== build 90 ==
// rgb2dvi
module rgb2dvi (
    input  wire        PixelClk,
    input  wire [23:0] vid_pData,
    input  wire        vid_pVDE,
    input  wire        vid_pHSync,
    input  wire        vid_pVSync,
    output wire [9:0]  pDataOutRaw0,    
    output wire [9:0]  pDataOutRaw1,    
    output wire [9:0]  pDataOutRaw2     
);
Size in the first run: ~720 cells after synthesis, roughly 58 I/O pins.
Settings: LEC_CHECK=0, CAP_MARGIN=5, CELL_PAD_IN_SITES_DETAIL_PLACEMENT=1, CELL_PAD_IN_SITES_GLOBAL_PLACEMENT=0, CORE_ASPECT_RATIO=1.25, CORE_MARGIN=2, CORE_UTILIZATION=24, CTS_CLUSTER_DIAMETER=214, GPL_ROUTABILITY_DRIVEN=0, GPL_TIMING_DRIVEN=0, HOLD_SLACK_MARGIN=-0.1, MIN_ROUTING_LAYER=met2, PLACE_DENSITY_LB_ADDON=0.19, SETUP_SLACK_MARGIN=0.01, SLEW_MARGIN=15; clock period 3.92 ns.
run.sh (not shown) runs the stock make flow with config.mk's settings and CLKGATE_MAP_FILE=.
Here is what was changed in the inputs of build 92 compared with build 90.
==> flow/config.mk <==
export PLATFORM = sky130hd
export DESIGN_NAME = rgb2dvi
export DESIGN_NICKNAME = rgb2dvi
export VERILOG_FILES = /design/flow/design.v
export SDC_FILE = /design/flow/constraint.sdc
export NUM_CORES = 4
export LEC_CHECK = 0
export CAP_MARGIN = 20
export CORE_MARGIN = 2
export CORE_UTILIZATION = 8
export SLEW_MARGIN = 20
==> flow/constraint.sdc <==
create_clock -name core_clock -period 4.05 [get_ports {PixelClk}]
set_input_delay 0.8100 -clock core_clock [delete_from_list [all_inputs] [get_ports {PixelClk}]]
set_output_delay 0.8100 -clock core_clock [all_outputs]
set_load 0.01 [all_outputs]
Results
Build 92 has core utilization below what build 90 had.
Taking build 92 as 1.0, build 90 lands at 0.910 on final design instance area without fill.
Build 92 vs. build 90: worst setup slack saw a decrease; die area climbed about 200%; number of post-CTS setup repair buffers decreased by 1 relative to the old numbers.
NOTE placement row count build 90->build 92 increased by more than half
Final period demand of the worst path on build 92 is behind build 90.
Between build 92 and build 90, the relative area change from synthesis to final layout is lower for build 90.
Sort build 92 and build 90 by tightest slew margin relative to the limit, ascending, and build 92 comes first.
Build 92: final cell count about 64% above build 90
The inputs of build 9 differ from those of build 92 as listed below.
-- flow/config.mk --
<<< build 92, line 8
export CAP_MARGIN = 20
export CORE_MARGIN = 2
export CORE_UTILIZATION = 8
export SLEW_MARGIN = 20
>>> build 9, line 8
export CAP_MARGIN = 20
export CORE_MARGIN = 2
export CORE_UTILIZATION = 40
export SLEW_MARGIN = 20
==> flow/constraint.sdc <==
create_clock -name core_clock -period 4.0 [get_ports {PixelClk}]
set_input_delay 0.8000 -clock core_clock [delete_from_list [all_inputs] [get_ports {PixelClk}]]
set_output_delay 0.8000 -clock core_clock [all_outputs]
set_load 0.01 [all_outputs]
## What came out
Build 9 has buffering overhead above what build 92 had. Cmp build 92 and build 9 / portion of the layout cell area used by clock cells / lower: build 92. [compare] base=build 92 new=build 9: routed wire length now smaller; multi-input logic area went up by 15 um^2; global placement routability congestion went up; detailed-router iteration count before antenna repair decreased by 1 relative to the old numbers. Compared to build 92, build 9 leaves less free space in the core. Looking at clock buffer instance count of the final layout, build 9 sits above build 92.
Setup changes, build 9 to build 12
-- flow/config.mk --
<<< build 9, line 6
export NUM_CORES = 4
export LEC_CHECK = 0
export CAP_MARGIN = 20
export CORE_MARGIN = 2
export CORE_UTILIZATION = 40
export SLEW_MARGIN = 20
>>> build 12, line 6
export NUM_CORES = 4
export LEC_CHECK = 0
export ABC_AREA = 1
export CAP_MARGIN = 20
export CORE_ASPECT_RATIO = 0.5
export CORE_MARGIN = 2
export CORE_UTILIZATION = 38
export CTS_CLUSTER_DIAMETER = 324
export CTS_CLUSTER_SIZE = 98
export SLEW_MARGIN = 10
export TNS_END_PERCENT = 15
Notes after the runs:
Each of the runs, namely build 9 and build 12, reached the end of the flow and came out clean. Build 9 → build 12: number of nets in the layout now sits higher, area added between synthesis and finish now sits higher, synthesized area now sits higher. Delta (build 12 minus build 9): area reported by Yosys stat rose 5.4%; number of buffer and inverter instances along the worst setup path rose 1. Minimum period implied by the final worst setup slack: build 9 and build 12 compared, lower one is build 9.
--- input diff build 12..build 91 ---
==> flow/config.mk <==
export PLATFORM = sky130hd
export DESIGN_NAME = rgb2dvi
export DESIGN_NICKNAME = rgb2dvi
export VERILOG_FILES = /design/flow/design.v
export SDC_FILE = /design/flow/constraint.sdc
export NUM_CORES = 4
export LEC_CHECK = 0
export CAP_MARGIN = 20
export CORE_MARGIN = 2
export CORE_UTILIZATION = 16
export MAX_ROUTING_LAYER = met4
export MIN_ROUTING_LAYER = met2
export SLEW_MARGIN = 20
[summary]
- Summary of build 91 over build 12: routed length on met1 decreased 6.6 mm; total global routing track utilization decreased by 4.8 points relative to the old numbers; non-clock buffer share of cell area now sits higher; setup slack has increased.
- Re time the final worst path needs with I/O delays and setup: build 91 and build 12 aren't equal, and the higher value belongs to build 12.
- [build 91 vs build 12] total length of routed met3 wires: higher in build 91
- The finished layout cell area number comes out higher for build 12 vs build 91.
- The run showing the smaller total cell area reported by yosys after synthesis is build 91.
- Taking build 12 as the reference, in build 91 average wire length per cell after detail routing decreased about 13%, global routing usage on met1 went down by 18 points, tapcell count grew by 334.
